### constraint.sdc
create_clock -name core_clock -period 4.72 [get_ports {clk}]
set_input_delay 0.9440 -clock core_clock [delete_from_list [all_inputs] [get_ports {clk}]]
set_output_delay 0.9440 -clock core_clock [all_outputs]
set_load 0.01 [all_outputs]
### config.mk
export PLATFORM = sky130hd
export DESIGN_NAME = PMPD
export DESIGN_NICKNAME = PMPD
export VERILOG_FILES = /design/flow/design.v
export SDC_FILE = /design/flow/constraint.sdc
export NUM_CORES = 4
export LEC_CHECK = 0
export ABC_AREA = 1
export CAP_MARGIN = 20
export CORE_MARGIN = 2
export CORE_UTILIZATION = 72
export PLACE_DENSITY = 0.4
export SLEW_MARGIN = 20
### design.v
module spi_8byte (
    input wire clk,
    input wire rst_n,
    input wire sclk,
    input wire mosi,
    input wire ss,
    output wire miso,
    input wire pm,
    input wire [15:0] rate_inst,
    input wire [15:0] rate_avg,
    input wire [7:0] bpm_short_avg,
    input wire [7:0] bpm_long_avg,
    input wire [5:0] rr_short_avg,
    input wire [5:0] rr_long_avg,
    input wire pedal_flag,
    input wire expression_flag,
    input wire bpm_flag,
    input wire rr_flag,
    output reg [63:0] rx_data
);
    reg [1:0] sclk_sync, ss_sync, mosi_sync, pm_sync;
    always @(posedge clk) begin
        sclk_sync <= {sclk_sync[0], sclk};
        ss_sync <= {ss_sync[0], ss};
        mosi_sync <= {mosi_sync[0], mosi};
        pm_sync <= {pm_sync[0], pm};
    end
    wire sclk_rising = (sclk_sync == 2'b01);
    wire sclk_falling = (sclk_sync == 2'b10);
    wire ss_active = ~ss_sync[1];
    reg [5:0] bit_cnt;         
    reg [63:0] rx_buffer;
    reg [63:0] tx_buffer;
    reg miso_reg;
    assign miso = miso_reg;
    wire [63:0] tx_pack = {
        rate_inst,                               
        rate_avg,                                
        bpm_long_avg,                            
        bpm_short_avg,                           
        rr_long_avg [5:0],                       
        rr_short_avg[5:0],                       
        pedal_flag,                              
        (expression_flag | bpm_flag | rr_flag),   
        1'b0, pm_sync[1]                         
    };
    reg [63:0] tx_next;             
    always @(posedge clk or negedge rst_n) begin
        if (!rst_n) begin
            bit_cnt  <= 6'd0;
            rx_buffer <= 64'd0;
            tx_buffer <= 64'd0;
            rx_data <= 64'd0;
            miso_reg <= 1'b0;
        end else begin
            if (!ss_active) begin
                bit_cnt <= 6'd0;
                miso_reg <= 1'b0;
            end else begin
                if (sclk_falling) begin
                    rx_buffer <= {rx_buffer[62:0], mosi_sync[1]};
                    bit_cnt <= bit_cnt + 6'd1;
                    if (bit_cnt == 6'd63) begin
                        rx_data <= {rx_buffer[62:0], mosi_sync[1]};
                    end
                end
                if (sclk_rising) begin
                    if (bit_cnt == 6'd0) begin
                        tx_next = tx_pack;           
                    end else begin
                        tx_next = tx_buffer;         
                    end
                    miso_reg  <= tx_next[63];            
                    tx_buffer <= {tx_next[62:0], 1'b0}; 
                end
            end
        end
    end
endmodule
module multi_clock_divider (
    input wire clk,
    input wire rst_n,
    output reg tick_1hz,
    output reg tick_10hz
);
    reg [26:0] cnt_1hz;
    reg [23:0] cnt_10hz;
    localparam MAX_1HZ   = 27'd4_999;         
    localparam MAX_10HZ  = 24'd499;           
    always @(posedge clk or negedge rst_n) begin
        if (!rst_n) begin
            cnt_1hz <= 0;
            cnt_10hz <= 0;
            tick_1hz <= 0;
            tick_10hz <= 0;
        end else begin
            if (cnt_1hz == MAX_1HZ) begin
                cnt_1hz <= 0;
                tick_1hz <= 1;
            end else begin
                cnt_1hz <= cnt_1hz + 1;
                tick_1hz <= 0;
            end
            if (cnt_10hz == MAX_10HZ) begin
                cnt_10hz <= 0;
                tick_10hz <= 1;
            end else begin
                cnt_10hz <= cnt_10hz + 1;
                tick_10hz <= 0;
            end
        end
    end
endmodule
module check_pedal (
    input wire clk,
    input wire rst_n,
    input wire tick_10hz,
    input wire [7:0] pedal_buffer,
    output reg pedal_flag,
    output reg [15:0] rate_inst,
    output reg [15:0] rate_avg
);
    localparam [15:0] THRESH_LOW = 16'd25;     
    localparam [15:0] THRESH_HIGH = 16'd75;    
    localparam [15:0] THRESH_PEAK = 16'd99;    
    reg [7:0] pedal_curr;
    reg [7:0] pedal_prev;
    reg [15:0] rate_next;        
    reg [15:0] fir_reg [0:7];   
    reg [13:0] fir_sum;          
    reg [13:0] fir_sum_next;     
    reg [3:0] filled;            
    reg signed [9:0] diff_sample;    
    reg [9:0] delta_pos;             
    integer i;
    always @(posedge clk or negedge rst_n) begin
        if (!rst_n) begin
            pedal_flag <= 1'b0;
            pedal_curr <= 8'd0;
            pedal_prev <= 8'd0;
            rate_inst <= 16'd0;
            rate_next <= 16'd0;
            rate_avg <= 16'd0;
            for (i=0; i<8; i=i+1) fir_reg[i] <= 16'd0;
            fir_sum <= 14'd0;
            fir_sum_next <= 14'd0;
            filled <= 4'd0;
        end
        else if (tick_10hz) begin
            diff_sample = $signed({1'b0, pedal_buffer}) - $signed({1'b0, pedal_curr});
            delta_pos = (diff_sample > 0) ? diff_sample[9:0] : 10'd0;   
            rate_next = delta_pos * 16'd10;                             
            fir_sum_next = fir_sum - fir_reg[7] + rate_next;
            for (i=7; i>0; i=i-1) begin
                fir_reg[i] <= fir_reg[i-1];
            end
            fir_reg[0] <= rate_next;
            rate_inst <= rate_next;
            fir_sum <= fir_sum_next;
            rate_avg <= {2'b00, fir_sum_next} >> 3;   
            if (filled == 4'd8) begin
                if ( ((rate_next >= THRESH_LOW) && ( (fir_sum_next >> 3) >= THRESH_HIGH )) || (rate_next >= THRESH_PEAK) )
                    pedal_flag <= 1'b1;
                else
                    pedal_flag <= 1'b0;
            end
            else begin
                pedal_flag <= 1'b0;
            end
            pedal_prev <= pedal_curr;
            pedal_curr <= pedal_buffer;
            if (filled < 4'd8) filled <= filled + 4'd1;
        end
    end
endmodule
module check_expression(
    input wire clk,
    input wire rst_n,
    input wire [7:0] expression_buffer,
    output reg expression_flag
);
    localparam [7:0] exp_surprized = 8'd4;
    always @(posedge clk or negedge rst_n) begin
        if (!rst_n) begin
            expression_flag <= 1'b0;
        end
        else begin
            expression_flag <= (expression_buffer == exp_surprized);
        end
    end
endmodule
module check_bpm (
    input wire clk,
    input wire rst_n,
    input wire tick_10hz,
    input wire [7:0] bpm_buffer,
    output reg bpm_flag,
    output reg [7:0] short_avg,
    output reg [7:0] long_avg
);
    localparam integer SHORT_SAMPLES = 8;    
    localparam integer LONG_SAMPLES = 64;    
    localparam integer SUMS_WIDTH_S = 11;    
    localparam integer SUMS_WIDTH_L = 14;    
    reg [7:0] fir_short [0:SHORT_SAMPLES-1];
    reg [7:0] fir_long [0:LONG_SAMPLES-1];
    reg [SUMS_WIDTH_S-1:0] sum_short;
    reg [SUMS_WIDTH_L-1:0] sum_long;
    reg [3:0] filled_short;  
    reg [6:0] filled_long;   
    reg [7:0] prev_tail_s, prev_tail_l;      
    reg [SUMS_WIDTH_S-1:0] sum_short_next;
    reg [SUMS_WIDTH_L-1:0] sum_long_next;
    reg [SUMS_WIDTH_S+5-1:0] lhs;   
    reg [SUMS_WIDTH_L+3-1:0] rhs;   
    integer i;
    always @(posedge clk or negedge rst_n) begin
        if (!rst_n) begin
            bpm_flag <= 1'b0;
            sum_short <= {SUMS_WIDTH_S{1'b0}};
            sum_long <= {SUMS_WIDTH_L{1'b0}};
            filled_short <= 4'd0;
            filled_long <= 7'd0;
            short_avg <= 8'd0;
            long_avg <= 8'd0;
            for (i=0; i<SHORT_SAMPLES; i=i+1) fir_short[i] <= 8'd0;
            for (i=0; i<LONG_SAMPLES; i=i+1) fir_long[i]  <= 8'd0;
            prev_tail_s <= 8'd0;
            prev_tail_l <= 8'd0;
            sum_short_next <= {SUMS_WIDTH_S{1'b0}};
            sum_long_next <= {SUMS_WIDTH_L{1'b0}}; 
        end
        else if (tick_10hz) begin
            prev_tail_s = fir_short [SHORT_SAMPLES-1];
            prev_tail_l = fir_long [LONG_SAMPLES-1];
            sum_short_next = sum_short - {{(SUMS_WIDTH_S-8){1'b0}}, prev_tail_s} + {{(SUMS_WIDTH_S-8){1'b0}}, bpm_buffer};
            sum_long_next  = sum_long - {{(SUMS_WIDTH_L-8){1'b0}}, prev_tail_l} + {{(SUMS_WIDTH_L-8){1'b0}}, bpm_buffer};
            lhs = {5'd0, sum_short_next} << 5;
            rhs = (sum_long_next * 5);
            if ( (filled_short == SHORT_SAMPLES[3:0]) && (filled_long == LONG_SAMPLES[6:0]) )
                bpm_flag <= (lhs >= rhs);
            else
                bpm_flag <= 1'b0;
            for (i=SHORT_SAMPLES-1; i>0; i=i-1) begin
                fir_short[i] <= fir_short[i-1];
            end
            fir_short[0] <= bpm_buffer;
            for (i=LONG_SAMPLES-1; i>0; i=i-1) begin
                fir_long[i] <= fir_long[i-1];
            end
            fir_long[0] <= bpm_buffer;
            sum_short <= sum_short_next;
            sum_long  <= sum_long_next;
            short_avg <= sum_short_next >> 3;   
            long_avg  <= sum_long_next  >> 6;   
            if (filled_short < SHORT_SAMPLES[3:0]) filled_short <= filled_short + 4'd1;
            if (filled_long  < LONG_SAMPLES[6:0]) filled_long  <= filled_long  + 7'd1;
        end
    end
endmodule
module check_respiration(
    input wire clk,
    input wire rst_n,
    input wire tick_1hz,
    input wire [7:0]  rr_buffer,
    output reg rr_flag,
    output reg [5:0] short_avg,
    output reg [5:0] long_avg
);
    localparam integer SHORT_SAMPLES = 16;       
    localparam integer LONG_SAMPLES = 120;       
    localparam integer SUMS_WIDTH_S = 12;        
    localparam integer SUMS_WIDTH_L = 15;        
    localparam integer CMP_WIDTH = 32;          
    reg [7:0] fir_short [0:SHORT_SAMPLES-1];
    reg [7:0] fir_long [0:LONG_SAMPLES -1];
    reg [SUMS_WIDTH_S-1:0] sum_short, sum_short_next;
    reg [SUMS_WIDTH_L-1:0] sum_long , sum_long_next;
    reg [4:0] filled_short;  
    reg [6:0] filled_long;   
    reg [7:0] prev_tail_s, prev_tail_l;
    reg [CMP_WIDTH-1:0] lhs, rhs;
    reg [7:0] short_avg8;
    reg [7:0] long_avg8;
    integer i;
    always @(posedge clk or negedge rst_n) begin
        if (!rst_n) begin
            rr_flag <= 1'b0;
            sum_short <= {SUMS_WIDTH_S{1'b0}};
            sum_long <= {SUMS_WIDTH_L{1'b0}};
            sum_short_next <= {SUMS_WIDTH_S{1'b0}};
            sum_long_next <= {SUMS_WIDTH_L{1'b0}};
            filled_short <= 5'd0;
            filled_long <= 7'd0;
            short_avg <= 6'd0;
            long_avg <= 6'd0;
            short_avg8 <= 8'd0;
            long_avg8 <= 8'd0;
            for (i=0; i<SHORT_SAMPLES; i=i+1) fir_short[i] <= 8'd0;
            for (i=0; i<LONG_SAMPLES;  i=i+1) fir_long[i] <= 8'd0;
            prev_tail_s <= 8'd0;
            prev_tail_l <= 8'd0;
        end
        else if (tick_1hz) begin
            prev_tail_s = fir_short[SHORT_SAMPLES-1];
            prev_tail_l = fir_long [LONG_SAMPLES -1];
            sum_short_next = sum_short - {{(SUMS_WIDTH_S-8){1'b0}}, prev_tail_s} + {{(SUMS_WIDTH_S-8){1'b0}}, rr_buffer};
            sum_long_next  = sum_long- {{(SUMS_WIDTH_L-8){1'b0}}, prev_tail_l} + {{(SUMS_WIDTH_L-8){1'b0}}, rr_buffer};
            lhs = {{(CMP_WIDTH-SUMS_WIDTH_S){1'b0}}, sum_short_next} * 32'd2400;
            rhs = {{(CMP_WIDTH-SUMS_WIDTH_L){1'b0}}, sum_long_next } * 32'd368;
            if ( (filled_short == SHORT_SAMPLES[4:0]) && (filled_long == LONG_SAMPLES[6:0]) )
                rr_flag <= (lhs >= rhs);
            else
                rr_flag <= 1'b0;
            for (i=SHORT_SAMPLES-1; i>0; i=i-1) begin
                fir_short[i] <= fir_short[i-1];
            end
            fir_short[0] <= rr_buffer;
            for (i=LONG_SAMPLES-1; i>0; i=i-1) begin
                fir_long[i] <= fir_long[i-1];
            end
            fir_long[0] <= rr_buffer;
            sum_short <= sum_short_next;
            sum_long <= sum_long_next;
            short_avg8 <= sum_short_next >> 4;        
            long_avg8 <= sum_long_next  / 8'd120;    
            if (short_avg8 > 8'd63) 
                short_avg <= 6'd63;
            else
                short_avg <= short_avg8[5:0];
            if (long_avg8  > 8'd63)
                long_avg  <= 6'd63;
            else 
                long_avg  <= long_avg8[5:0];
            if (filled_short < SHORT_SAMPLES[4:0]) filled_short <= filled_short + 5'd1;
            if (filled_long  < LONG_SAMPLES[6:0])  filled_long  <= filled_long  + 7'd1;
        end
    end
endmodule
module drive_device (
    input wire clk,
    input wire rst_n,
    input wire pedal_flag,
    input wire expression_flag,
    input wire bpm_flag,
    input wire rr_flag,
    output wire pm,
    output reg drive
);
    parameter CLK_FREQ = 5_000;          
    parameter HIGH_SEC = 1;              
    parameter LOW_SEC = 2;               
    localparam S_IDLE = 2'b00;
    localparam S_HIGH = 2'b01;
    localparam S_LOW = 2'b10;
    localparam HIGH_COUNT = CLK_FREQ * HIGH_SEC;  
    localparam LOW_COUNT = CLK_FREQ * LOW_SEC;   
    reg [1:0] state;
    reg [31:0] counter;  
    assign pm = pedal_flag && (expression_flag || bpm_flag || rr_flag);
    always @(posedge clk or negedge rst_n) begin
        if (!rst_n) begin
            state <= S_IDLE;
            counter <= 32'd0;
            drive <= 1'b0;
        end else begin
            case (state)
                S_IDLE: begin
                    drive <= 1'b0;
                    if (pm) begin
                        state <= S_HIGH;
                        counter <= HIGH_COUNT - 1;
                        drive <= 1'b1;
                    end
                end
                S_HIGH: begin
                    drive <= 1'b1;
                    if (counter != 0) begin
                        counter <= counter - 1'b1;
                    end else begin
                        state <= S_LOW;
                        counter <= LOW_COUNT - 1;
                        drive <= 1'b0;
                    end
                end
                S_LOW: begin
                    drive <= 1'b0;
                    if (counter != 0) begin
                        counter <= counter - 1'b1;
                    end else begin
                        state <= S_IDLE;
                    end
                end
                default: begin
                    state <= S_IDLE;
                    counter <= 32'd0;
                    drive <= 1'b0;
                end
            endcase
        end
    end
endmodule
module PMPD(
    input wire clk,
    input wire rst_n,
    input wire sclk,
    input wire mosi,
    input wire ss,
    output wire miso,            
    output wire drive
);
    wire [63:0] state_buffer;
    wire pm;
    wire [15:0] rate_inst;
    wire [15:0] rate_avg;
    wire [7:0] bpm_short_avg;
    wire [7:0] bpm_long_avg;
    wire [5:0] rr_short_avg;
    wire [5:0] rr_long_avg;
    wire pedal_flag;
    wire expression_flag;
    wire bpm_flag;
    wire rr_flag;
    spi_8byte spi (
        .clk(clk),
        .rst_n(rst_n),
        .sclk(sclk),
        .mosi(mosi),
        .ss(ss), 
        .miso(miso), 
        .pm(pm),
        .rate_inst(rate_inst),
        .rate_avg(rate_avg),
        .bpm_short_avg(bpm_short_avg),
        .bpm_long_avg(bpm_long_avg),
        .rr_short_avg(rr_short_avg),
        .rr_long_avg(rr_long_avg),
        .pedal_flag(pedal_flag),
        .expression_flag(expression_flag),
        .bpm_flag(bpm_flag),
        .rr_flag(rr_flag),
        .rx_data(state_buffer)
    );
    wire tick_1hz;
    wire tick_10hz;
    multi_clock_divider prescaler(
        .clk(clk),
        .rst_n(rst_n),
        .tick_1hz(tick_1hz),
        .tick_10hz(tick_10hz)
    );
    check_pedal check_pedal(
        .clk(clk),
        .rst_n(rst_n),
        .tick_10hz(tick_10hz),
        .pedal_buffer(state_buffer[31:24]),
        .pedal_flag(pedal_flag),
        .rate_inst(rate_inst),
        .rate_avg(rate_avg)
    );
    check_expression check_expression(
        .clk(clk),
        .rst_n(rst_n),
        .expression_buffer(state_buffer[23:16]),
        .expression_flag(expression_flag)        
    );
    check_bpm check_bpm(
        .clk(clk),
        .rst_n(rst_n),
        .tick_10hz(tick_10hz),
        .bpm_buffer(state_buffer[15:8]),
        .bpm_flag(bpm_flag),
        .short_avg(bpm_short_avg),
        .long_avg(bpm_long_avg)
    );
    check_respiration check_respiration(
        .clk(clk),
        .rst_n(rst_n),
        .tick_1hz(tick_1hz),
        .rr_buffer(state_buffer[7:0]),
        .rr_flag(rr_flag),
        .short_avg(rr_short_avg),
        .long_avg(rr_long_avg)
    );
    drive_device drive_device(
        .clk(clk),
        .rst_n(rst_n),
        .pedal_flag(pedal_flag),
        .expression_flag(expression_flag),
        .bpm_flag(bpm_flag),
        .rr_flag(rr_flag),
        .pm(pm),
        .drive(drive)
    );
endmodule
### run.sh
#!/bin/bash
# the make line also repeats each setting of config.mk as NAME=value (left out here)
make -C /OpenROAD-flow-scripts/flow DESIGN_CONFIG=/design/flow/config.mk WORK_HOME=/design/flow/orfs CLKGATE_MAP_FILE= finish
==> ci_impl_report.md, run 1 <==
## Synthesis and layout report

| Metric | Value |
|---|---|
| Final-report max-slew violation count | 0 |
| Cell area after synthesis | 0.0826 mm^2 |
| Clock transition at the registers of the reported paths | 0.06 ns |
| Worst r2r path cells | 35 |
| Global-route wire length before repair | roughly 280 mm |
| Largest area contributor in the netlist | dfrtp_1 |
| Number of remaining DRC errors | 0 |
| Switch Pwr | 6.97 mW |
| Critical path type | reg -> reg |
| Floorplan core density | 0.724 |
| Worst Path Max Fanout | 3 |
| Worst-margin pin slew | 1.03 ns |
| Critical Path Stages | 35 |
| Share of power burned in combinational logic | 0.020 |
| Type of the worst min-delay path | in -> async |
| Vias in the first global route | 59800 |
| Power Clock | roughly 15 mW |
| Pwr top | sequential cells |
| # clock sinks | 1930 |
| Adder Share, Synth | 0.0585 |
| Util after Layout | 0.834 |
| Max VDD drop | 0.376 mV |
| Async SR Flop Fraction | 0.996 |
| CP Launch Type | flop |
| Die Y | 343 um |
| Hold_buf cts | 0 |
| Post-Synth Simple-Gate Area | 0.139 |
| Wire length per cell | 15.2 um |
| Critical R2R Launch | check_respiration.fir_long[15][3]$_DFFE_PN0P_ |
| Total GRT Usage | 0.285 |
| F_max | 150 MHz |
| Remaining Overflow, GRT | 0 |
| Largest net degree at the start of global routing | 245 |
| PwrDens | approximately 340 mW/mm^2 |
| Worst Path Buf+Inv | 7 |
| FF-to-FF End | check_respiration.rr_flag$_DFFE_PN0P_ |
| CTS Buf Count | 184 |
| Chip area line of the yosys report | roughly 0.083 mm^2 |
| Final ANT Viol Nets | 0 |
| Initial antenna violation count | 0 |
| Post-Route WL | 167 mm |
| H-tree levels | 4 |
| Synth logic family | simple AND/OR/NAND/NOR gates |
| Total of max-cap violations | 0 |
| Sequential power | 16.7 mW |
| YS warnings | 12 |
| Worst-path cell with the longest stage delay | fa_1 |
| Worst Setup EP | check_respiration.rr_flag$_DFFE_PN0P_ |
| Chip area | 0.117 mm^2 |
| Clk network pwr share | 0.462 |
| Violated checks | setup timing |
| Via count | approximately 60000 |
| Most used DFF post-synth | dfrtp_1 |
| Syn Area/Cell | 9.14 um^2 |
| FP Rows | 124 |
| Post-DP HPWL | 94.3 mm |
| Worst setup path start | check_respiration.fir_long[15][3]$_DFFE_PN0P_ |
| Top area contributor share | 0.582 |
| Vias per inst | 5.46 |
| R2r setup slk | -1.94 ns |
| Final GP Congestion | 0.865 |
| Layout area overhead | 15.2% |
| CTS max path bufs | 3 |
| Mux area share | 0.000136 |
| Chip width | 343 um |
| Crit path DRT | 5.44 ns |
| Sequential power share | 0.518 |
| Fin crit share | 1.41 |
| Synth top cell by count | nand2_1 |
| Slew Limit Headroom | 0.313 |
| Ant. Diodes | 0 |
| Clock Skew | 0.0250 ns |
| Unrepaired setup endpoints after global routing | yes |
| Leakage Power | 46.4 nW |
| CTS tree | yes |
| Clock latency (worst-skew pair) | between 0.7 and 0.8 ns |
| Synth cell count leaders | 2444 x nand2_1, 1921 x dfrtp_1, 1677 x o21ai_0 |
| Fin nets | 9647 |
| Root Driver | clkbuf_16 |
| Mapped Cells | 9036 |
| Internal | 25.2 mW |
| CP top delay family | adder cells |
| I/O pin count | 7 |
| Setup TNS Final | -14.81 ns |
| Top cells by area | dfrtp_1 58%, nand2_1 11%, o21ai_0 10%, inv_1 6.1%, ha_1 3.7% |
| Final worst slack | -1.94 ns |
| Initial DRT Pass Iterations | 8 |
| CP max stage delay | 0.55 ns |
| Post-layout minimum cycle time | 6.66 ns |
| Port bufs | 6 |
| CP arrival | around 7.4 ns |
| # setup viols final | 17 |
| Core area | 0.114 mm^2 |
| Final hold vios | 0 |
| CP endpoint kind | flop |
| Status | failed layout checks |
| Ys cells | about 9000 |
| Switching Share | 0.216 |
| Post-synthesis sequential area ratio | 0.584 |
| Cell mode on critical path | a21oi_2 |
| Xor+xnor area frac | 0.0176 |
| Number of distinct library cells after synthesis | ~58 |
| Starting DRT DRC Count | approximately 4700 |
| Ao+oa area frac | 0.121 |
| Number of warnings in the stage logs | 88 |
| Number of flops mapped to enable cells by yosys | 0 |
| P_comb | 0.640 mW |
| Post-synthesis register bit count | 1930 |
## per-stage QoR
step	power (mW)	cell area (um^2)	setup slack (ns)	hold slack, ns	std cells
2_1_floorplan	17.1	82800	-1.62	0.310	9040
3_3_place_gp	17.6	86500	-1.87	0.311	10500
3_5_place_dp	17.6	86500	-1.99	0.314	10500
4_1_cts	32.4	94000	-1.87	0.167	10900
5_1_grt	33.1	95100	-2.33	0.188	11000
6_report	32.2	95100	-1.94	0.132	11000
## layer usage
layer	GRT usage	routed length (um)
met1	0.409	73800
met2	0.469	82700
met3	0.0360	6530
met4	0.0778	4160
met5	0	0
## cell type report
cell class,count,area [um^2]
fill,6539,18900
tap,1512,1890
sequential,1930,48300
inverter,1348,5080
multi-input combinational,5351,29500
timing repair buffer,493,4200
clock inverter,68,827
clock buffer,264,5350
## repair_timing
item	in CTS	in global routing
hold endpoints to repair	0	0
resized	188	175
pin swaps	138	151
setup buffers	80	41
setup endpoints to repair	17	19
==> run 2: changes to the inputs <==
CORE_MARGIN = 5   (was 2)
CORE_UTILIZATION = 38   (was 72)
CTS_CLUSTER_SIZE = 67   (was not set)
GPL_TIMING_DRIVEN = 0   (was not set)
HOLD_SLACK_MARGIN = 0.14   (was not set)
PLACE_DENSITY = not set   (was 0.4)
PLACE_DENSITY_LB_ADDON = 0.02   (was not set)
clock period = 6.51 ns   (was 4.72 ns; I/O delays follow)
==> ci_impl_report.md, run 2 <==
## Synthesis and layout report

| Metric | Value |
|---|---|
| Status | failed layout checks |
| Violated checks | setup timing |
| Root Driver | clkbuf_16 |
| Leakage Power | 45.4 nW (-2.1%) |
| Chip area line of the yosys report | 0.0826 mm^2 (unchanged) |
| Sequential power share | 0.484 (-0.034) |
| Adder Share, Synth | 0.0585 (unchanged) |
| Clock Skew | 0.0789 ns (+0.0539 ns) |
| Die Y | 476 um (+39%) |
| Post-layout minimum cycle time | 6.95 ns (+0.289 ns) |
| CP max stage delay | 0.58 ns (+0.03 ns) |
| Async SR Flop Fraction | 0.996 (unchanged) |
| Worst r2r path cells | 33 (-5.7%) |
| Post-DP HPWL | 149 mm (+58%) |
| Hold Crit Endpoint | spi.pm_sync[1]$_DFF_P_ |
| Top cells by area | dfrtp_1 58%, nand2_1 11%, o21ai_0 10%, inv_1 6.1%, ha_1 3.7% |
| Post-Synth Simple-Gate Area | 0.139 (unchanged) |
| Critical R2R Launch | spi.rx_data[1]$_DFFE_PN0P_ |
| Fin nets | 9713 (+0.68%) |
| CP arrival | 7.72 ns (+0.34 ns) |
| R2r setup slk | -0.44 ns (+1.50 ns) |
| Worst-margin pin slew | 1.07 ns (+0.0427 ns) |
| # clock sinks | 1930 (unchanged) |
| Wire length per cell | 17.1 um (+12%) |
| Post-synthesis sequential area ratio | 0.584 (unchanged) |
| Sequential power | 12.1 mW (-28%) |
| Critical Path Stages | 33 (-5.7%) |
| Most used DFF post-synth | dfrtp_1 |
| WHS Path Cells | 0 |
| Hold_buf cts | 0 (unchanged) |
| WHS | 0.328 ns (+0.196 ns) |
| CP Launch Type | flop |
| FP Rows | 171 (+38%) |
| Fin crit share | 1.07 (-0.344) |
| Hold path start | spi.pm_sync[0]$_DFF_P_ |
| CTS tree | yes |
| CP endpoint kind | flop |
| Chip width | 476 um (+39%) |
| Number of distinct library cells after synthesis | 58 (unchanged) |
| Starting DRT DRC Count | 3418 (-28%) |
| Total of max-cap violations | 0 (unchanged) |
| Initial antenna violation count | 5 (+5) |
| YS warnings | 12 (unchanged) |
| # setup viols final | 1 (-16) |
| Worst-path cell with the longest stage delay | fa_1 |
| Vias in the first global route | 61200 (+2.5%) |
| Largest net degree at the start of global routing | 146 (-40%) |
| Pwr top | clock |
| Ys cells | 9036 (unchanged) |
| CP top delay family | adder cells |
| Clock latency (worst-skew pair) | 0.88 ns (+0.09 ns) |
| Logic area | 0.0288 mm^2 (-2.4%) |
| Switching Share | 0.223 (+0.00679) |
| Type of the worst min-delay path | reg -> reg |
| Number of flops mapped to enable cells by yosys | 0 (unchanged) |
| Clock transition at the registers of the reported paths | 0.06 ns (about the same) |
| Core area | 0.217 mm^2 (+90%) |
| Power Clock | 12.5 mW (-16%) |
| Post-Route WL | 212 mm (+27%) |
| Vias per inst | 4.72 (-14%) |
| Final hold vios | 0 (unchanged) |
| Unrepaired setup endpoints after global routing | yes |
| Worst setup path start | spi.rx_data[1]$_DFFE_PN0P_ |
| F_max | 144 MHz (-4.2%) |
| Remaining Overflow, GRT | 0 (unchanged) |
| Critical path type | reg -> reg |
| Fillers | 21300 (+230%) |
| Worst Setup EP | check_respiration.rr_flag$_DFFE_PN0P_ |
| PwrDens | 260 mW/mm^2 (-23%) |
| Slew Limit Headroom | 0.284 (-0.0285) |
| Post-synthesis register bit count | 1930 (unchanged) |
| Xor+xnor area frac | 0.0176 (unchanged) |
| P_comb | 0.427 mW (-33%) |
| H-tree levels | 4 (unchanged) |
| Initial DRT Pass Iterations | 8 (unchanged) |
| Worst Path Max Fanout | 6 (+3) |
| Port bufs | 6 (unchanged) |
| Cell area after synthesis | 0.0826 mm^2 (unchanged) |
| Top area contributor share | 0.582 (unchanged) |
| Via count | 58600 (-2.1%) |
| Max VDD drop | 0.272 mV (-28%) |
| Finished Cell Area | 0.0959 mm^2 (+0.81%) |
| Final worst slack | -0.439 ns (+1.50 ns) |
| Synth cell count leaders | 2444 x nand2_1, 1921 x dfrtp_1, 1677 x o21ai_0 |
| Crit path DRT | 7.28 ns (+1.84 ns) |
| CTS max path bufs | 3 (unchanged) |
| Floorplan core density | 0.381 (-0.343) |
| Internal | 19.4 mW (-23%) |
| Switch Pwr | 5.58 mW (-20%) |
| Mapped Cells | 9036 (unchanged) |
| Worst Path Buf+Inv | 6 (-1) |
| Final ANT Viol Nets | 0 (unchanged) |
| Final GP Congestion | 0.791 (-8.6%) |
| CTS Buf Count | 215 (+17%) |
| Syn Area/Cell | 9.14 um^2 (unchanged) |
| Clk network pwr share | 0.499 (+0.037) |
| I/O pin count | 7 (unchanged) |
| Final-report max-slew violation count | 0 (unchanged) |
| Share of power burned in combinational logic | 0.017 (-0.003) |
| Number of remaining DRC errors | 0 (unchanged) |
| FF-to-FF End | check_respiration.rr_flag$_DFFE_PN0P_ |
| Synth logic family | simple AND/OR/NAND/NOR gates |
| Chip area | 0.227 mm^2 (+93%) |
| Layout area overhead | 16.1% |
| Ao+oa area frac | 0.121 (unchanged) |
| Synth top cell by count | nand2_1 |
| Register area | 0.0483 mm^2 (about the same) |
| Placed cell area | 0.0867 mm^2 (+0.27%) |
| Global-route wire length before repair | 345 mm (+22%) |
| Mux area share | 0.000136 (unchanged) |
| Largest area contributor in the netlist | dfrtp_1 |
| Cell mode on critical path | o21bai_1 |
| Total GRT Usage | 0.188 (-0.0974) |
| Number of warnings in the stage logs | 80 (-9.1%) |
| Util after Layout | 0.442 (-0.392) |
==> run 2: routing by layer <==
metal,global-route usage,up-vias,part of all wire
met5,0,-,0.000038
met4,0.0466,2,0.024
met3,0.0248,295,0.025
met2,0.322,548,0.49
met1,0.254,28800,0.46
li1,-,29000,-
==> run 2: what timing repair did <==
action / 4_1_cts / 5_1_grt
pin swaps: 65 / 119
gates resized: 91 / 120
setup buffers: 42 / 51
endpoints found under the setup margin: 4 / 5
==> run 2: stage by stage <==
stage | worst slack [ns] | setup TNS (ns) | std cells | power, mW
global placement | -87.42 | - | 11900 | 12.8
global route | -0.883 | -1.25 | 12400 | 26.0
finish | -0.439 | -0.439 | 12400 | 25.0
CTS | -0.702 | -0.957 | 12400 | 25.4
detailed placement | -1.90 | -2.95 | 11900 | 12.7
floorplan | 0.0307 | 0 | 9040 | 12.4
==> run 2: layout make-up <==
type                            count  area share
Timing Repair Buffer              117      0.0129
Sequential cell                  1930       0.503
Tap cell                         2854      0.0372
Clock inverter                     80      0.0115
Inverter                         1348      0.0530
Multi-Input combinational cell   5351       0.300
Buffer                            411      0.0161
Antenna cell                        2   0.0000522
Clock buffer                      317      0.0655
==> run 3: changes to the inputs <==
CORE_MARGIN = 2   (was 5)
CORE_UTILIZATION = 72   (was 38)
CTS_CLUSTER_DIAMETER = 397   (was not set)
CTS_CLUSTER_SIZE = 10   (was 67)
GPL_TIMING_DRIVEN = not set   (was 0)
HOLD_SLACK_MARGIN = 0.29   (was 0.14)
PLACE_DENSITY_LB_ADDON = 0.11   (was 0.02)
SETUP_SLACK_MARGIN = 0.6   (was not set)
TNS_END_PERCENT = 95   (was not set)
clock period = 4.72 ns   (was 6.51 ns; I/O delays follow)
==> ci_impl_report.md, run 3 <==
## Synthesis and layout report

| Metric | Value |
|---|---|
| Mux area share | 0.000136 (unchanged) |
| Total GRT Usage | 0.300 (+0.112) |
| Worst r2r path cells | 36 (+9.1%) |
| Adder Share, Synth | 0.0585 (unchanged) |
| Largest net degree at the start of global routing | 266 (+82%) |
| Fin crit share | 1.41 (+0.340) |
| PwrDens | 334 mW/mm^2 (+28%) |
| Fin nets | 9641 (-0.74%) |
| R2r setup slk | -1.92 ns (-1.48 ns) |
| CP endpoint kind | flop |
| Cell area after synthesis | 0.0826 mm^2 (unchanged) |
| Ao+oa area frac | 0.121 (unchanged) |
| FF-to-FF End | check_respiration.rr_flag$_DFFE_PN0P_ |
| Hold Crit Endpoint | spi.ss_sync[1]$_DFF_P_ |
| Wire length per cell | 16.0 um (-6.7%) |
| Initial DRT Pass Iterations | 6 (-2) |
| Worst-path cell with the longest stage delay | fa_1 |
| Worst-margin pin slew | 1.18 ns (+0.103 ns) |
| Power Clock | 14.3 mW (+10%) |
| Unrepaired setup endpoints after global routing | yes |
| Top area contributor share | 0.582 (unchanged) |
| CTS Buf Count | 210 (-2.3%) |
| Worst setup path start | spi.rx_data[1]$_DFFE_PN0P_ |
| Remaining Overflow, GRT | 0 (unchanged) |
| Final GP Congestion | 0.860 (+8.7%) |
| Violated checks | setup timing |
| CP arrival | 7.33 ns (-0.39 ns) |
| Placed cell area | 0.0867 mm^2 (about the same) |
| Number of warnings in the stage logs | 80 (unchanged) |
| Root Driver | clkbuf_16 |
| # setup viols final | 17 (+16) |
| Vias in the first global route | 61500 (+0.49%) |
| Finished Cell Area | 0.0944 mm^2 (-1.5%) |
| Clock Skew | 0.0706 ns (-0.00827 ns) |
| Type of the worst min-delay path | reg -> reg |
| Post-Route WL | 174 mm (-18%) |
| Post-synthesis register bit count | 1930 (unchanged) |
| CTS tree | yes |
| Die Y | 343 um (-28%) |
| Post-Synth Simple-Gate Area | 0.139 (unchanged) |
| Vias per inst | 5.53 (+17%) |
| Number of distinct library cells after synthesis | 58 (unchanged) |
| Status | failed layout checks |
| # clock sinks | 1930 (unchanged) |
| Clk network pwr share | 0.452 (-0.047) |
| Core area | 0.114 mm^2 (-47%) |
| Global-route wire length before repair | 293 mm (-15%) |
| Switching Share | 0.215 (-0.00858) |
| Xor+xnor area frac | 0.0176 (unchanged) |
| Ant. Diodes | 0 (-2) |
| Share of power burned in combinational logic | 0.020 (+0.003) |
| YS warnings | 12 (unchanged) |
| Slew Limit Headroom | 0.216 (-0.0684) |
| Initial antenna violation count | 2 (-3) |
| Clock transition at the registers of the reported paths | 0.06 ns (about the same) |
| Critical path type | reg -> reg |
| P_comb | 0.618 mW (+45%) |
| Most used DFF post-synth | dfrtp_1 |
| Chip area line of the yosys report | 0.0826 mm^2 (unchanged) |
| Crit path DRT | 5.41 ns (-1.87 ns) |
| Critical Path Stages | 36 (+9.1%) |
| Switch Pwr | 6.78 mW (+22%) |
| Via count | 60100 (+2.6%) |
| CP top delay family | adder cells |
| Worst slack, placed | -1.93 ns (-0.0329 ns) |
| Async SR Flop Fraction | 0.996 (unchanged) |
| Hold path start | spi.ss_sync[0]$_DFF_P_ |
| Worst Setup EP | check_respiration.rr_flag$_DFFE_PN0P_ |
| Final ANT Viol Nets | 0 (unchanged) |
| CP Launch Type | flop |
| Post-layout minimum cycle time | 6.64 ns (-0.308 ns) |
| Synth top cell by count | nand2_1 |
| FP Rows | 124 (-27%) |
| WHS Path Cells | 0 (unchanged) |
| Number of remaining DRC errors | 0 (unchanged) |
| Top cells by area | dfrtp_1 58%, nand2_1 11%, o21ai_0 10%, inv_1 6.1%, ha_1 3.7% |
| Cell mode on critical path | a21oi_1 |
| Ys cells | 9036 (unchanged) |
| I/O pin count | 7 (unchanged) |
| Syn Area/Cell | 9.14 um^2 (unchanged) |
| F_max | 151 MHz (+4.6%) |
| Pwr top | sequential cells |
| Largest area contributor in the netlist | dfrtp_1 |
| Mapped Cells | 9036 (unchanged) |
| Max VDD drop | 0.447 mV (+64%) |
| Setup TNS Final | -15.37 ns (-14.93 ns) |
| Post-DP HPWL | 99.7 mm (-33%) |
| CP max stage delay | 0.52 ns (-0.06 ns) |
| Chip area | 0.117 mm^2 (-48%) |
| Final-report max-slew violation count | 0 (unchanged) |
| Synth cell count leaders | 2444 x nand2_1, 1921 x dfrtp_1, 1677 x o21ai_0 |
| Sequential power share | 0.528 (+0.044) |
| Layout area overhead | 14.3% |
| Critical R2R Launch | spi.rx_data[1]$_DFFE_PN0P_ |
| Floorplan core density | 0.724 (+0.343) |
| Total of max-cap violations | 0 (unchanged) |
| Clock latency (worst-skew pair) | 0.82 ns (-0.06 ns) |
| Leakage Power | 46.0 nW (+1.2%) |
| Final hold vios | 0 (unchanged) |
| Worst Path Max Fanout | 4 (-2) |
| Number of flops mapped to enable cells by yosys | 0 (unchanged) |
| Worst Path Buf+Inv | 6 (unchanged) |
| Starting DRT DRC Count | 4900 (+43%) |
| Port bufs | 6 (unchanged) |
| H-tree levels | 4 (unchanged) |
| Post-synthesis sequential area ratio | 0.584 (unchanged) |
| Final worst slack | -1.92 ns (-1.48 ns) |
| Util after Layout | 0.828 (+0.386) |
| Synth logic family | simple AND/OR/NAND/NOR gates |
| CTS max path bufs | 3 (unchanged) |
| Internal | 24.8 mW (+28%) |
| Sequential power | 16.7 mW (+38%) |
| Chip width | 343 um (-28%) |
-- run 3: what timing repair did --
item                                    CTS  global route
pin swaps                               136           100
resized                                 181           153
hold buffers                              2             0
endpoints found under the setup margin   26            27
buffers inserted                         51            20
hold endpoints to repair                 44             0
-- run 3: layer usage --
layer / GRT usage / vias to the layer above / part of all wire
met5: 0 / - / 0.000075
met4: 0.0921 / 2 / 0.027
met3: 0.0353 / 374 / 0.040
met2: 0.507 / 1418 / 0.51
met1: 0.412 / 29700 / 0.43
li1: - / 28700 / -
-- run 3: final cells by class --
| class | instances | area (um^2) |
|---|---|---|
| Sequential cell | 1930 | 48300 |
| Multi-Input combinational cell | 5351 | 29500 |
| Fill cell | 6493 | 19600 |
| Clock buffer | 252 | 5430 |
| Inverter | 1348 | 5080 |
| Timing Repair Buffer | 461 | 4000 |
| Tap cell | 1512 | 1890 |
| Clock inverter | 14 | 279 |
-- run 3: stage by stage --
step / total power, mW / hold slack, ns / instances
after CTS: 31.8 / 0.327 / 10800
after floorplan: 17.1 / 0.310 / 9040
after global placement: 17.6 / 0.314 / 10500
after detailed placement: 17.6 / 0.312 / 10500
after global routing: 32.5 / 0.331 / 10900
final: 31.6 / 0.325 / 10900
==> run 4: changes to the inputs <==
ABC_AREA = not set   (was 1)
CORE_ASPECT_RATIO = 0.8   (was not set)
CORE_MARGIN = 9   (was 2)
CORE_UTILIZATION = 70   (was 72)
CTS_CLUSTER_DIAMETER = not set   (was 397)
CTS_CLUSTER_SIZE = not set   (was 10)
GPL_TIMING_DRIVEN = 0   (was not set)
HOLD_SLACK_MARGIN = not set   (was 0.29)
PLACE_DENSITY_LB_ADDON = not set   (was 0.11)
SETUP_SLACK_MARGIN = not set   (was 0.6)
SLEW_MARGIN = 30   (was 20)
TNS_END_PERCENT = 25   (was 95)
clock period = 10.0 ns   (was 4.72 ns; I/O delays follow)
==> ci_impl_report.md, run 4 <==
## Synthesis and layout report

| Metric | Value |
|---|---|
| Fin nets | 6434 (-33%) |
| Chip area | 0.130 mm^2 (+11%) |
| Critical Path Stages | 31 (-14%) |
| Number of remaining DRC errors | 0 (unchanged) |
| Remaining Overflow, GRT | 0 (unchanged) |
| FF-to-FF End | check_respiration.rr_flag$_DFFE_PN0P_ |
| Fillers | 6797 (+4.7%) |
| Cell mode on critical path | inv_1 |
| Clk network pwr share | 0.457 (+0.005) |
| Worst-path cell with the longest stage delay | xor2_1 |
| Power Total | 14.9 mW (-53%) |
| Mux area share | 0.232 (+0.232) |
| Ant. Diodes | 0 (unchanged) |
| Vias in the first global route | 47400 (-23%) |
| Post-CTS Setup Inserts | 0 (-100%) |
| Post-Synth Simple-Gate Area | 0.0346 (-0.104) |
| Post-Layout Cell Count | 7764 (-29%) |
| Power Clock | 6.80 mW (-52%) |
| Final ANT Viol Nets | 0 (unchanged) |
| Starting DRT DRC Count | 2667 (-46%) |
| CP endpoint kind | flop |
| Post-cts sizing count | 0 (-100%) |
| Fin crit share | 0.797 (-0.610) |
| Register area | 0.0483 mm^2 (about the same) |
| Number of distinct library cells after synthesis | 88 (+52%) |
| Util after Layout | 0.784 (-0.0444) |
| Final hold vios | 0 (unchanged) |
| Layout area overhead | 10.2% |
| Number of flops mapped to enable cells by yosys | 0 (unchanged) |
| Worst-margin pin slew | 1.07 ns (-0.110 ns) |
| Core area | 0.116 mm^2 (+1.3%) |
| Die Y | 324 um (-5.3%) |
| Synth cell count leaders | 1921 x dfrtp_1, 1639 x mux2_2, 364 x inv_1 |
| H-tree levels | 4 (unchanged) |
| Top area contributor share | 0.585 (+0.00291) |
| Pwr top | sequential cells |
| Number of warnings in the stage logs | 66 (-18%) |
| Clock Skew | 0.0265 ns (-0.0441 ns) |
| Slew Limit Headroom | 0.289 (+0.0734) |
| Async SR Flop Fraction | 0.996 (unchanged) |
| CP max stage delay | 0.79 ns (+0.27 ns) |
| Crit path DRT | 10.67 ns (+5.26 ns) |
| FP Rows | 111 (-10%) |
| Post-synthesis register bit count | 1930 (unchanged) |
| Final-report max-slew violation count | 0 (unchanged) |
| Port bufs | 6 (unchanged) |
| Switching Share | 0.211 (-0.00380) |
| Type of the worst min-delay path | reg -> reg |
| Initial DRT Pass Iterations | 7 (+1) |
| P_comb | 0.243 mW |
| Synth top cell by count | dfrtp_1 |
| Sequential power share | 0.527 (about the same) |
| R2r setup slk | 2.03 ns (+3.96 ns) |
| Total GRT Usage | 0.236 (-0.0633) |
| Clock latency (worst-skew pair) | 0.80 ns (-0.02 ns) |
| PwrDens | 164 mW/mm^2 (-51%) |
| CTS Buf Count | 176 (-16%) |
| Cell area after synthesis | 0.0822 mm^2 (-0.50%) |
| Max VDD drop | 0.152 mV (-66%) |
| Worst Setup EP | check_respiration.rr_flag$_DFFE_PN0P_ |
| Floorplan core density | 0.711 (-0.0131) |
| Setup TNS Final | 0 ns (+15.37 ns) |
| Post-synthesis sequential area ratio | 0.587 (+0.00292) |
| Worst Path Buf+Inv | 6 (unchanged) |
| Post-DP HPWL | 104 mm (+3.9%) |
| Via count | 44900 (-25%) |
| Clock transition at the registers of the reported paths | 0.07 ns (about the same) |
| WHS Path Cells | 0 (unchanged) |
| Leakage Power | 46.3 nW (+0.82%) |
| I/O pin count | 7 (unchanged) |
| Vias per inst | 5.78 (+4.5%) |
| Largest net degree at the start of global routing | 140 (-47%) |
| CTS max path bufs | 3 (unchanged) |
| CTS tree | yes |
| Switch Pwr | 3.14 mW (-54%) |
| Total of max-cap violations | 0 (unchanged) |
| Root Driver | clkbuf_16 |
| Syn Area/Cell | 14.0 um^2 (+53%) |
| Ys cells | 5891 (-35%) |
| Post-Route WL | 150 mm (-13%) |
| CP top delay family | adder cells |
| Chip area line of the yosys report | 0.0822 mm^2 (-0.50%) |
| Post-layout minimum cycle time | 7.97 ns (+1.32 ns) |
| CP arrival | 8.63 ns (+1.30 ns) |
| Status | finished clean |
| Global-route wire length before repair | 254 mm (-13%) |
| Most used DFF post-synth | dfrtp_1 |
| Share of power burned in combinational logic | 0.016 (-0.004) |
| Top cells by area | dfrtp_1 58%, mux2_2 22%, ha_1 3.8%, fa_1 2.1%, inv_1 1.7% |
| Worst Path Max Fanout | 10 (+6) |
| Critical R2R Launch | spi.rx_data[1]$_DFFE_PN0P_ |
| Logic area | 0.0316 mm^2 (+7.3%) |
| # setup viols final | 0 (-17) |
| Adder Share, Synth | 0.0589 (+0.000414) |
| Hold path start | spi.ss_sync[0]$_DFF_P_ |
| Largest area contributor in the netlist | dfrtp_1 |
| WHS | 0.329 ns (+0.00330 ns) |
| Unrepaired setup endpoints after global routing | no |
| Worst setup path start | spi.rx_data[1]$_DFFE_PN0P_ |
| F_max | 126 MHz (-17%) |
| Critical path type | reg -> reg |
| Cell Count Post-Placement | 7442 (-29%) |
| Ao+oa area frac | 0.0388 (-0.0820) |
| Sequential power | 7.85 mW (-53%) |
| Chip width | 401 um (+17%) |
| Hold Crit Endpoint | spi.ss_sync[1]$_DFF_P_ |
| Mapped Cells | 5891 (-35%) |
| Synth logic family | multiplexers |
| Initial antenna violation count | 1 (-1) |
| Wire length per cell | 19.4 um (+21%) |
| CP Launch Type | flop |
| YS warnings | 12 (unchanged) |
| Internal | 11.7 mW (-53%) |
| Xor+xnor area frac | 0.0202 (+0.00255) |
| Final GP Congestion | 0.857 (-0.35%) |
| # clock sinks | 1930 (unchanged) |
| Worst r2r path cells | 31 (-14%) |
| Hold_buf cts | 0 (-2) |
run 4: routing by layer:
metal	up-vias	routed length (um)	global-route usage
met2	590	67000	0.354
met3	187	5580	0.0384
met1	23300	75200	0.366
met5	-	0	0
li1	20800	-	-
met4	0	2490	0.0558
run 4: area by class of cell:
| class | count | area share |
|---|---|---|
| timing repair buffer | 22 | 0.00572 |
| buffer | 240 | 0.0102 |
| clock inverter | 56 | 0.00779 |
| inverter | 369 | 0.0154 |
| clock buffer | 266 | 0.0576 |
| sequential | 1930 | 0.533 |
| tap | 1525 | 0.0211 |
| multi-input combinational | 3356 | 0.349 |
run 4: through the flow:
| step | worst slack [ns] | area [um^2] |
|---|---|---|
| after global routing | 1.20 | 90600 |
| final | 2.03 | 90600 |
| after detailed placement | 2.19 | 84600 |
| after global placement | -78.01 | 84200 |
| after floorplan | 3.22 | 82200 |
| after CTS | 2.13 | 90600 |
==> run 5: changes to the inputs <==
ABC_AREA = 0   (was not set)
CORE_ASPECT_RATIO = not set   (was 0.8)
CORE_MARGIN = 2   (was 9)
CORE_UTILIZATION = 72   (was 70)
CTS_CLUSTER_SIZE = 23   (was not set)
GPL_TIMING_DRIVEN = not set   (was 0)
PLACE_DENSITY_LB_ADDON = 0.0   (was not set)
SETUP_SLACK_MARGIN = 1.53   (was not set)
SLEW_MARGIN = 20   (was 30)
TNS_END_PERCENT = not set   (was 25)
clock period = 5.44 ns   (was 10.0 ns; I/O delays follow)
==> ci_impl_report.md, run 5 <==
## Synthesis and layout report

| Metric | Value |
|---|---|
| Fin nets | 6546 (+1.7%) |
| Total GRT Usage | 0.244 (+0.00790) |
| Initial antenna violation count | 0 (-1) |
| Vias per inst | 5.70 (-1.5%) |
| I/O pin count | 7 (unchanged) |
| Clk network pwr share | 0.463 (+0.006) |
| Sequential power share | 0.520 (-0.007) |
| Worst-margin pin slew | 1.08 ns (+0.0100 ns) |
| Power Clock | 12.8 mW (+88%) |
| Top area contributor share | 0.585 (unchanged) |
| Clock latency (worst-skew pair) | 0.79 ns (about the same) |
| Worst setup path start | spi.rx_data[25]$_DFFE_PN0P_ |
| Global-route wire length before repair | 236 mm (-6.9%) |
| Syn Area/Cell | 14.0 um^2 (unchanged) |
| Max VDD drop | 0.321 mV (+110%) |
| CTS tree | yes |
| Cell area after synthesis | 0.0822 mm^2 (unchanged) |
| Post-synthesis register bit count | 1930 (unchanged) |
| Port bufs | 6 (unchanged) |
| Worst Path Buf+Inv | 3 (-3) |
| Layout area overhead | 14.6% |
| Critical path type | reg -> reg |
| Status | failed layout checks |
| Register area | 0.0483 mm^2 (about the same) |
| R2r setup slk | -0.94 ns (-2.97 ns) |
| Slew Limit Headroom | 0.283 (-0.00670) |
| Largest area contributor in the netlist | dfrtp_1 |
| Chip width | 342 um (-15%) |
| Final GP Congestion | 0.865 (+0.90%) |
| Total of max-cap violations | 0 (unchanged) |
| Unrepaired setup endpoints after global routing | yes |
| Final worst slack | -0.938 ns (-2.97 ns) |
| CTS Buf Count | 185 (+5.1%) |
| Initial DRT Pass Iterations | 5 (-2) |
| Final-report max-slew violation count | 0 (unchanged) |
| Share of power burned in combinational logic | 0.017 (about the same) |
| Type of the worst min-delay path | in -> async |
| Worst Setup EP | check_pedal.pedal_flag$_DFFE_PN0P_ |
| H-tree levels | 4 (unchanged) |
| CTS max path bufs | 3 (unchanged) |
| FP Rows | 123 (+11%) |
| Critical R2R Launch | spi.rx_data[25]$_DFFE_PN0P_ |
| Remaining Overflow, GRT | 0 (unchanged) |
| Fin crit share | 1.17 (+0.376) |
| Fillers | 5732 (-16%) |
| Mux area share | 0.232 (unchanged) |
| Post-layout minimum cycle time | 6.38 ns (-1.59 ns) |
| Clock Skew | 0.0454 ns (+0.0189 ns) |
| Final hold vios | 0 (unchanged) |
| Worst slack, placed | -0.985 ns (-3.18 ns) |
| Post-Synth Simple-Gate Area | 0.0346 (unchanged) |
| Synth top cell by count | dfrtp_1 |
| Post-Layout Cell Count | 7851 (+1.1%) |
| Power Total | 27.7 mW (+86%) |
| Wire length per cell | 17.6 um (-9.3%) |
| Largest net degree at the start of global routing | 211 (+51%) |
| Number of flops mapped to enable cells by yosys | 0 (unchanged) |
| YS warnings | 12 (unchanged) |
| Top cells by area | dfrtp_1 58%, mux2_2 22%, ha_1 3.8%, fa_1 2.1%, inv_1 1.7% |
| F_max | 157 MHz (+25%) |
| Switching Share | 0.206 (-0.00456) |
| Vias in the first global route | 48200 (+1.7%) |
| Floorplan core density | 0.729 (+0.0173) |
| Clock transition at the registers of the reported paths | 0.06 ns (about the same) |
| Pwr top | sequential cells |
| P_comb | 0.462 mW (+90%) |
| Worst r2r path cells | 32 (+3.2%) |
| Internal | 22.0 mW (+87%) |
| Switch Pwr | 5.72 mW (+82%) |
| Ant. Diodes | 0 (unchanged) |
| Post-DP HPWL | 82.4 mm (-20%) |
| Ao+oa area frac | 0.0388 (unchanged) |
| Synth logic family | multiplexers |
| Critical Path Stages | 32 (+3.2%) |
| Leakage Power | 48.2 nW (+3.9%) |
| Crit path DRT | 6.10 ns (-4.57 ns) |
| WHS | 0.250 ns (-0.0784 ns) |
| CP endpoint kind | flop |
| Core area | 0.113 mm^2 (-2.4%) |
| Post-Route WL | 138 mm (-8.3%) |
| CP arrival | 7.04 ns (-1.59 ns) |
| Number of distinct library cells after synthesis | 88 (unchanged) |
| CP max stage delay | 0.58 ns (-0.21 ns) |
| Post-synthesis sequential area ratio | 0.587 (unchanged) |
| Final ANT Viol Nets | 0 (unchanged) |
| Chip area line of the yosys report | 0.0822 mm^2 (unchanged) |
| Chip area | 0.117 mm^2 (-10%) |
| Die Y | 342 um (+5.4%) |
| Mapped Cells | 5891 (unchanged) |
| Violated checks | setup timing |
| CP Launch Type | flop |
| Util after Layout | 0.835 (+0.0514) |
| Number of remaining DRC errors | 0 (unchanged) |
| Adder Share, Synth | 0.0589 (unchanged) |
| CP top delay family | AND-OR/OR-AND gates |
| Via count | 44700 (-0.38%) |
| Starting DRT DRC Count | 2389 (-10%) |
| Number of warnings in the stage logs | 68 (+3.0%) |
| Root Driver | clkbuf_16 |
| Cell Count Post-Placement | 7467 (+0.34%) |
| Synth cell count leaders | 1921 x dfrtp_1, 1639 x mux2_2, 364 x inv_1 |
| FF-to-FF End | check_pedal.pedal_flag$_DFFE_PN0P_ |
| Logic area | 0.0333 mm^2 (+5.2%) |
| Most used DFF post-synth | dfrtp_1 |
| Worst-path cell with the longest stage delay | fa_1 |
| Ys cells | 5891 (unchanged) |
| Async SR Flop Fraction | 0.996 (unchanged) |
| Sequential power | 14.4 mW (+83%) |
| # setup viols final | 8 (+8) |
| Worst Path Max Fanout | 2 (-8) |
| # clock sinks | 1930 (unchanged) |
| PwrDens | 294 mW/mm^2 (+79%) |
| Xor+xnor area frac | 0.0202 (unchanged) |
[run 5: metal layers]
layer  up-vias  global-route usage  part of all wire
met5         -                   0                 0
met4         0              0.0751             0.026
met3       266              0.0327             0.029
met2       596               0.417              0.51
met1     22800               0.331              0.44
li1      21000                   -                 -
[run 5: final cells by class]
cell class,instances,share of cell area
clock buffer,286,0.0590
clock inverter,45,0.00659
inverter,369,0.0149
multi-input combinational,3356,0.353
sequential,1930,0.512
tap,1500,0.0199
timing repair buffer,365,0.0342
[run 5: per-stage QoR]
stage / TNS, ns / instance area, um^2
floorplan: -0.898 / 82700
detailed placement: -3.06 / 86400
CTS: -2.02 / 93500
global route: -6.23 / 94200
global placement: -2.08 / 86400
finish: -3.10 / 94200
[run 5: repair_timing]
item / in CTS / in global routing
buffers inserted: 36 / 17
pin swaps: 86 / 98
hold buffers: 0 / 0
setup endpoints to repair: 23 / 30
gates resized: 141 / 112
==> run 6: changes to the inputs <==
ABC_AREA = not set   (was 0)
CELL_PAD_IN_SITES_DETAIL_PLACEMENT = 1   (was not set)
CORE_ASPECT_RATIO = 0.62   (was not set)
CORE_UTILIZATION = 23   (was 72)
CTS_CLUSTER_SIZE = 46   (was 23)
GPL_TIMING_DRIVEN = 1   (was not set)
MAX_ROUTING_LAYER = met5   (was not set)
PLACE_DENSITY_LB_ADDON = 0.21   (was 0.0)
SETUP_SLACK_MARGIN = 0.91   (was 1.53)
SLEW_MARGIN = 5   (was 20)
clock period = 10.1 ns   (was 5.44 ns; I/O delays follow)
==> ci_impl_report.md, run 6 <==
## Synthesis and layout report

| Metric | Value |
|---|---|
| Number of flops mapped to enable cells by yosys | 0 (unchanged) |
| Total GRT Usage | 0.0829 (-0.161) |
| Top area contributor share | 0.585 (unchanged) |
| # clock sinks | 1930 (unchanged) |
| # setup viols final | 0 (-8) |
| Worst Setup EP | check_respiration.rr_flag$_DFFE_PN0P_ |
| Layout area overhead | 14.8% |
| M2 GR Usage | 0.118 (-0.299) |
| Final GP Congestion | 0.736 (-15%) |
| FP Rows | 172 (+40%) |
| Port bufs | 6 (unchanged) |
| WHS Path Cells | 0 |
| Worst-path cell with the longest stage delay | xor2_1 |
| Mapped Cells | 5891 (unchanged) |
| Number of remaining DRC errors | 0 (unchanged) |
| Post-DP HPWL | 91.4 mm (+11%) |
| Setup TNS Final | 0 ns (+3.10 ns) |
| Chip area | 0.362 mm^2 (+210%) |
| Vias per inst | 4.07 (-29%) |
| Starting DRT DRC Count | 1774 (-26%) |
| Cell mode on critical path | inv_1 |
| Critical Path Stages | 31 (-3.1%) |
| Fin crit share | 0.804 (-0.368) |
| Fillers | 37900 (+560%) |
| Critical R2R Launch | spi.rx_data[1]$_DFFE_PN0P_ |
| H-tree levels | 4 (unchanged) |
| Pwr top | sequential cells |
| Chip width | 763 um (+120%) |
| Worst r2r path cells | 31 (-3.1%) |
| Total of max-cap violations | 0 (unchanged) |
| Ao+oa area frac | 0.0388 (unchanged) |
| Grt met3 use | 0.0164 (-0.0164) |
| Type of the worst min-delay path | reg -> reg |
| Adder Share, Synth | 0.0589 (unchanged) |
| Floorplan core density | 0.232 (-0.497) |
| Most used DFF post-synth | dfrtp_1 |
| Final hold vios | 0 (unchanged) |
| CP arrival | 8.80 ns (+1.76 ns) |
| R2r setup slk | 1.98 ns (+2.92 ns) |
| Xor+xnor area frac | 0.0202 (unchanged) |
| Fin nets | 6246 (-4.6%) |
| Worst slack, placed | 2.00 ns (+2.99 ns) |
| Synth cell count leaders | 1921 x dfrtp_1, 1639 x mux2_2, 364 x inv_1 |
| Largest net degree at the start of global routing | 177 (-16%) |
| Worst Path Buf+Inv | 6 (+3) |
| Wire length per cell | 13.8 um (-22%) |
| CTS max path bufs | 4 (+1) |
| Initial antenna violation count | 1 (+1) |
| Switching Share | 0.215 (+0.00899) |
| CP max stage delay | 0.75 ns (+0.17 ns) |
| CTS Buf Count | 197 (+6.5%) |
| Vias in the first global route | 47500 (-1.4%) |
| Final-report max-slew violation count | 0 (unchanged) |
| Critical path type | reg -> reg |
| CP Launch Type | flop |
| Power Clock | 7.42 mW (-42%) |
| Grt peak-use layer | met1 |
| Slew Limit Headroom | 0.260 (-0.0232) |
| FF-to-FF End | check_respiration.rr_flag$_DFFE_PN0P_ |
| Crit path DRT | 10.78 ns (+4.68 ns) |
| CP endpoint kind | flop |
| Core area | 0.355 mm^2 (+210%) |
| Ys cells | 5891 (unchanged) |
| Post-Synth Simple-Gate Area | 0.0346 (unchanged) |
| Share of power burned in combinational logic | 0.015 (-0.002) |
| Worst setup path start | spi.rx_data[1]$_DFFE_PN0P_ |
| Synth top cell by count | dfrtp_1 |
| M1 GR Usage | 0.127 (-0.204) |
| Worst Path Max Fanout | 10 (+8) |
| Hold_buf cts | 0 (unchanged) |
| Root Driver | clkbuf_16 |
| CTS tree | yes |
| Chip area line of the yosys report | 0.0822 mm^2 (unchanged) |
| Register area | 0.0483 mm^2 (unchanged) |
| Internal | 12.1 mW (-45%) |
| Leakage Power | 46.4 nW (-3.7%) |
| Syn Area/Cell | 14.0 um^2 (unchanged) |
| Post-synthesis sequential area ratio | 0.587 (unchanged) |
| Number of warnings in the stage logs | 82 (+21%) |
| Via count | 43700 (-2.2%) |
| PwrDens | 163 mW/mm^2 (-44%) |
| Hold path start | spi.ss_sync[0]$_DFF_P_ |
| Final ANT Viol Nets | 0 (unchanged) |
| Final worst slack | 1.98 ns (+2.92 ns) |
| Global-route wire length before repair | 255 mm (+8.0%) |
| P_comb | 0.238 mW |
| Initial DRT Pass Iterations | 5 (unchanged) |
| Post-CTS Setup Inserts | 0 (-100%) |
| Clock transition at the registers of the reported paths | 0.07 ns (about the same) |
| Hold Crit Endpoint | spi.ss_sync[1]$_DFF_P_ |
| I/O pin count | 7 (unchanged) |
| Sequential power | 7.77 mW (-46%) |
| Logic area | 0.0316 mm^2 (-4.9%) |
| Post-Route WL | 148 mm (+7.4%) |
| Sequential power share | 0.504 (-0.016) |
| F_max | 123 MHz (-21%) |
| Post-layout minimum cycle time | 8.12 ns (+1.74 ns) |
| Largest area contributor in the netlist | dfrtp_1 |
| Clock Skew | 0.0712 ns (+0.0259 ns) |
| Clock latency (worst-skew pair) | 0.86 ns (+0.07 ns) |
| Die Y | 475 um (+39%) |
| Mux area share | 0.232 (unchanged) |
| Top cells by area | dfrtp_1 58%, mux2_2 22%, ha_1 3.8%, fa_1 2.1%, inv_1 1.7% |
| Cell area after synthesis | 0.0822 mm^2 (unchanged) |
| Post-cts sizing count | 0 (-100%) |
| Number of distinct library cells after synthesis | 88 (unchanged) |
| Post-synthesis register bit count | 1930 (unchanged) |
| Synth logic family | multiplexers |
| Status | finished clean |
| Max VDD drop | 0.117 mV (-64%) |
| Clk network pwr share | 0.481 (+0.018) |
| Worst-margin pin slew | 1.11 ns (+0.0307 ns) |
| Switch Pwr | 3.32 mW (-42%) |
| Remaining Overflow, GRT | 0 (unchanged) |
| YS warnings | 12 (unchanged) |
| CP top delay family | AND-OR/OR-AND gates |
| Unrepaired setup endpoints after global routing | no |
| Async SR Flop Fraction | 0.996 (unchanged) |
## run 6: area by class of cell
cell class,count,share of cell area
Sequential cell,1930,0.512
Inverter,369,0.0148
Clock buffer,275,0.0598
Multi-Input combinational cell,3356,0.335
Tap cell,4698,0.0623
Clock inverter,67,0.00908
Timing Repair Buffer,53,0.00690
Antenna cell,4,0.000106
## run 6: routing by layer
metal	part of all wire	wire length [um]
met1	0.54	79300
met2	0.41	60800
met3	0.033	4830
met4	0.022	3240
met5	0	0
## run 6: through the flow
step	instances	util	total power, mW	instance area (um^2)	hold slack [ns]
final	10800	0.266	15.4	94300	0.327
after CTS	10700	0.266	15.8	94300	0.332
after global placement	10400	0.247	8.16	87800	0.320
after global routing	10700	0.266	16.2	94300	0.343
after floorplan	5895	-	7.97	82200	0.310
after detailed placement	10400	0.247	8.17	87800	0.319
==> run 7: changes to the inputs <==
ABC_AREA = 0   (was not set)
CELL_PAD_IN_SITES_DETAIL_PLACEMENT = not set   (was 1)
CORE_ASPECT_RATIO = not set   (was 0.62)
CORE_UTILIZATION = 72   (was 23)
CTS_CLUSTER_DIAMETER = 396   (was not set)
CTS_CLUSTER_SIZE = 23   (was 46)
GPL_TIMING_DRIVEN = not set   (was 1)
MAX_ROUTING_LAYER = not set   (was met5)
PLACE_DENSITY_LB_ADDON = 0.0   (was 0.21)
SETUP_SLACK_MARGIN = 1.53   (was 0.91)
SLEW_MARGIN = 20   (was 5)
clock period = 5.31 ns   (was 10.1 ns; I/O delays follow)
==> ci_impl_report.md, run 7 <==
## Synthesis and layout report

| Metric | Value |
|---|---|
| F_max | 157 MHz (+27%) |
| Via count | 43600 (-0.34%) |
| Vias per inst | 5.68 (+40%) |
| CTS max path bufs | 3 (-1) |
| I/O pin count | 7 (unchanged) |
| Clk network pwr share | 0.336 (-0.145) |
| Violated checks | setup timing |
| Number of warnings in the stage logs | 68 (-17%) |
| Floorplan core density | 0.729 (+0.497) |
| Chip area line of the yosys report | 0.0822 mm^2 (unchanged) |
| Cell area after synthesis | 0.0822 mm^2 (unchanged) |
| WHS | 0.334 ns (+0.00680 ns) |
| Top area contributor share | 0.585 (unchanged) |
| Share of power burned in combinational logic | 0.021 (+0.006) |
| Fillers | 6372 (-83%) |
| Fin nets | 6482 (+3.8%) |
| Post-layout minimum cycle time | 6.38 ns (-1.74 ns) |
| FP Rows | 123 (-28%) |
| CTS Buf Count | 93 (-53%) |
| Final worst slack | -1.07 ns (-3.05 ns) |
| Cell Count Post-Placement | 7496 (-28%) |
| CP top delay family | adder cells |
| Root Driver | clkbuf_16 |
| Port bufs | 6 (unchanged) |
| Switching Share | 0.209 (-0.00616) |
| Synth top cell by count | dfrtp_1 |
| # setup viols final | 10 (+10) |
| Critical Path Stages | 33 (+6.5%) |
| Wire length per cell | 16.8 um (+22%) |
| Type of the worst min-delay path | reg -> reg |
| Sequential power share | 0.643 (+0.139) |
| H-tree levels | 3 (-1) |
| Logic area | 0.0330 mm^2 (+4.1%) |
| Worst Path Buf+Inv | 4 (-2) |
| Final GP Congestion | 0.856 (+16%) |
| CTS tree | yes |
| FF-to-FF End | check_respiration.rr_flag$_DFFE_PN0P_ |
| Largest area contributor in the netlist | dfrtp_1 |
| Sequential power | 14.8 mW (+90%) |
| Final-report max-slew violation count | 0 (unchanged) |
| Post-DP HPWL | 83.1 mm (-9.1%) |
| Ys cells | 5891 (unchanged) |
| Unrepaired setup endpoints after global routing | yes |
| Pwr top | sequential cells |
| Ant. Diodes | 0 (-4) |
| Total of max-cap violations | 0 (unchanged) |
| Power Clock | 7.71 mW (+3.9%) |
| Number of distinct library cells after synthesis | 88 (unchanged) |
| # clock sinks | 1930 (unchanged) |
| Worst Path Max Fanout | 3 (-7) |
| Mux area share | 0.232 (unchanged) |
| Number of flops mapped to enable cells by yosys | 0 (unchanged) |
| Mapped Cells | 5891 (unchanged) |
| Clock Skew | 0.0586 ns (-0.0127 ns) |
| Status | failed layout checks |
| PwrDens | 253 mW/mm^2 (+55%) |
| CP endpoint kind | flop |
| Most used DFF post-synth | dfrtp_1 |
| Global-route wire length before repair | 223 mm (-12%) |
| Worst r2r path cells | 33 (+6.5%) |
| Register area | 0.0483 mm^2 (unchanged) |
| Post-synthesis register bit count | 1930 (unchanged) |
| Syn Area/Cell | 14.0 um^2 (unchanged) |
| Max VDD drop | 0.323 mV (+180%) |
| Power Total | 22.9 mW (+49%) |
| Post-synthesis sequential area ratio | 0.587 (unchanged) |
| Worst-margin pin slew | 1.19 ns (+0.0867 ns) |
| Fin crit share | 1.20 (+0.398) |
| Final hold vios | 0 (unchanged) |
| Adder Share, Synth | 0.0589 (unchanged) |
| Internal | 18.1 mW (+50%) |
| Critical path type | reg -> reg |
| Worst slack, placed | -1.09 ns (-3.09 ns) |
| Hold_buf cts | 0 (unchanged) |
| Ao+oa area frac | 0.0388 (unchanged) |
| Top cells by area | dfrtp_1 58%, mux2_2 22%, ha_1 3.8%, fa_1 2.1%, inv_1 1.7% |
| CP max stage delay | 0.52 ns (-0.23 ns) |
| Final ANT Viol Nets | 0 (unchanged) |
| Number of remaining DRC errors | 0 (unchanged) |
| Synth cell count leaders | 1921 x dfrtp_1, 1639 x mux2_2, 364 x inv_1 |
| Layout area overhead | 10.2% |
| Worst setup path start | spi.rx_data[1]$_DFFE_PN0P_ |
| Slew Limit Headroom | 0.204 (-0.0551) |
| Clock latency (worst-skew pair) | 0.73 ns (-0.13 ns) |
| Crit path DRT | 5.90 ns (-4.88 ns) |
| Hold Crit Endpoint | spi.ss_sync[1]$_DFF_P_ |
| Worst Setup EP | check_respiration.rr_flag$_DFFE_PN0P_ |
| Post-Route WL | 129 mm (-13%) |
| Vias in the first global route | 46100 (-2.9%) |
| Chip area | 0.117 mm^2 (-68%) |
| P_comb | 0.473 mW (+99%) |
| CP Launch Type | flop |
| Hold path start | spi.ss_sync[0]$_DFF_P_ |
| Initial antenna violation count | 1 (unchanged) |
| Remaining Overflow, GRT | 0 (unchanged) |
| Placed cell area | 0.0866 mm^2 (-1.3%) |
| WHS Path Cells | 0 (unchanged) |
| Xor+xnor area frac | 0.0202 (unchanged) |
| Setup TNS Final | -3.28 ns (-3.28 ns) |
| Total GRT Usage | 0.228 (+0.145) |
| Die Y | 342 um (-28%) |
run 7: per-layer routing:
layer	vias up	GRT usage	wire [um]	share of wire
li1	20700	-	-	-
met1	22300	0.319	57900	0.45
met2	336	0.389	65200	0.51
met3	167	0.0257	3000	0.023
met4	2	0.0565	2930	0.023
met5	-	0	13	0.00010
run 7: cell type report:
type                            count  share of cell area
Timing Repair Buffer              393              0.0386
Tap cell                         1500              0.0207
Multi-Input combinational cell   3356               0.364
Sequential cell                  1930               0.533
Clock inverter                      5             0.00101
Inverter                          369              0.0155
Clock buffer                      120              0.0274
run 7: repair_timing:
| item | 4_1_cts | 5_1_grt |
|---|---|---|
| buffers inserted | 34 | 18 |
| pin swaps | 84 | 76 |
| endpoints found under the setup margin | 27 | 42 |
| resized | 132 | 80 |
Power is estimated from default activity; no workload was simulated.
